==> inputs of wip/onyx <==
## axis_gain_wrapper
module axis_gain_wrapper #(
    parameter integer C_S_AXI_DATA_WIDTH = 32,
    parameter integer C_S_AXI_ADDR_WIDTH = 4,
    parameter integer AUDIO_WIDTH        = 16,
    parameter integer GAIN_FBITS         = 12
)(
    input  wire aclk,
    input  wire aresetn,
    input  wire [31:0] s_axis_tdata,
    input  wire        s_axis_tlast,
    input  wire        s_axis_tvalid,
    output wire        s_axis_tready,
    output wire [31:0] m_axis_tdata,
    output wire        m_axis_tlast,
    output wire        m_axis_tvalid,
    input  wire        m_axis_tready,
    input  wire [C_S_AXI_ADDR_WIDTH-1:0] s_axi_awaddr,
    input  wire                          s_axi_awvalid,
    output reg                           s_axi_awready,
    input  wire [C_S_AXI_DATA_WIDTH-1:0] s_axi_wdata,
    input  wire [3:0]                    s_axi_wstrb,
    input  wire                          s_axi_wvalid,
    output reg                           s_axi_wready,
    output reg  [1:0]                    s_axi_bresp,
    output reg                           s_axi_bvalid,
  ...
==> flow/config.mk <==
export PLATFORM = sky130hd
export DESIGN_NAME = axis_gain_wrapper
export DESIGN_NICKNAME = axis_gain_wrapper
export VERILOG_FILES = /design/flow/design.v
export SDC_FILE = /design/flow/constraint.sdc
export NUM_CORES = 4
export LEC_CHECK = 0
export CAP_MARGIN = 30
export CORE_MARGIN = 2
export CORE_UTILIZATION = 72
export CTS_CLUSTER_DIAMETER = 206
export CTS_CLUSTER_SIZE = 37
export PLACE_DENSITY = 0.64
export SETUP_SLACK_MARGIN = -0.46
export SLEW_MARGIN = 20
export TNS_END_PERCENT = 100
==> flow/constraint.sdc <==
create_clock -name core_clock -period 5.43 [get_ports {aclk}]
set_input_delay 1.0860 -clock core_clock [delete_from_list [all_inputs] [get_ports {aclk}]]
set_output_delay 1.0860 -clock core_clock [all_outputs]
set_load 0.01 [all_outputs]
run.sh (not shown) runs the stock make flow with config.mk's settings and CLKGATE_MAP_FILE=.
==> wip/cedar: changes against wip/onyx <==
CORE_ASPECT_RATIO = 0.84   (was not set)
HOLD_SLACK_MARGIN = -0.09   (was not set)
==> wip/juniper: changes against wip/onyx <==
CAP_MARGIN = 20   (was 30)
CORE_UTILIZATION = 40   (was 72)
CTS_CLUSTER_DIAMETER = not set   (was 206)
CTS_CLUSTER_SIZE = not set   (was 37)
GPL_TIMING_DRIVEN = 0   (was not set)
PLACE_DENSITY = not set   (was 0.64)
SETUP_SLACK_MARGIN = not set   (was -0.46)
TNS_END_PERCENT = 25   (was 100)
==> flow/constraint.sdc (replaced) <==
create_clock -name core_clock -period 8.0 [get_ports {aclk}]
set_input_delay 1.6000 -clock core_clock [delete_from_list [all_inputs] [get_ports {aclk}]]
set_output_delay 1.6000 -clock core_clock [all_outputs]
set_load 0.01 [all_outputs]
==> run summary <==
Item: results of the latest flow run.

- The run finished with no timing, DRC or antenna violations.
- For this block, wires on met1 add up to 34100 um.
- The first global-routing pass estimated 120000 um of wire.
- For the final routed database, the setup TNS stands at 0 ns.
- In this run the tightest slew margin relative to its limit is 39.5%.
- Per the final report, max-transition violations number 0.
- Max fanout on the critical path was recorded as 10.
- The non-clock buffering overhead in the final layout is 7.96%.
- The post-layout total power is 0.00322 W.
- Per the layout area report, the combinational gate area comes to 0.0202 mm^2.
- Antenna repair during routing inserted a diode count of 2.
- The worst setup path endpoint is u_gain_r.data_o[7]$_SDFFE_PN0P_.
- The count of multi-input gates is 2092.
- Per the timing report, the achievable frequency comes out to 128 MHz.
- The number of warnings the tools reported is 36.
- In the final routed layout, each cell accounts on average for 18.8 um.
- Subtracting the final worst setup slack from the clock period gives 7.84 ns.
- The analysis attributes to cell leakage a power of 14.0 nW.
- The count of buffers added by post-CTS timing repair for setup is 5.
- Wire segments on met3 add up to 5420 um in the final route.
- The routed layout has 20489 vias.
[end of results for wip/juniper]
==> run summary <==
Item: results of the latest flow run.

- The met1 wire length is 29800 um.
- The count of multi-input gates is 2092.
- The count of final max-slew check failures is 0.
- Looking at the post-CTS report, the setup buffer insertion count equals 42.
- The area taken by multi-input combinational cells is reported as 0.0209 mm^2.
- The total negative slack for setup checks is -53.57 ns.
- The final count of negative-setup-slack endpoints is 32.
- Setup slack on the critical path of the routed design comes to -1.78 ns.
- Failing layout checks were recorded as setup timing.
- The maximum clock rate is 139 MHz.
- The post-layout total power is 0.00561 W.
- The minimum period implied by the final worst setup slack is 7.21 ns.
- The flow ran to the end, but the layout failed its checks.
- For this design the static power due to leakage is 15.9 nW.
[end of results for wip/onyx]
==> run summary <==
Item: results of the latest flow run.

- Measured on the final layout, buffering overhead outside the clock network stands at 15.5%.
- The max-capacitance violation count is 2.
- The final antenna diode count is 8.
- OpenROAD emitted warnings numbering 39.
- Based on the critical path, the design can be clocked at up to 127 MHz.
- The count of multi-input gates is 2093.
- The final timing report derives a shortest allowable period of 7.90 ns.
- The met1 wire length is 32700 um.
- The layout checks failed on capacitance limit, slew limit, setup timing.
- The routed length on met3 is 20100 um.
- The final timing report gives a worst setup slack of -2.47 ns.
- The number of vias in the routed layout is 26925.
- The first global-routing pass estimated 135000 um of wire.
- The run finished, with violations left.
- Post-CTS timing repair inserted 37 buffers for setup.
- The final count of negative-setup-slack endpoints is 32.
- In this run the tightest slew margin relative to its limit is -14.1%.
- The total leakage power is 16.0 nW.
- The count of final max-slew check failures is 2.
[end of results for wip/cedar]
Power and IR drop assume default switching activity.
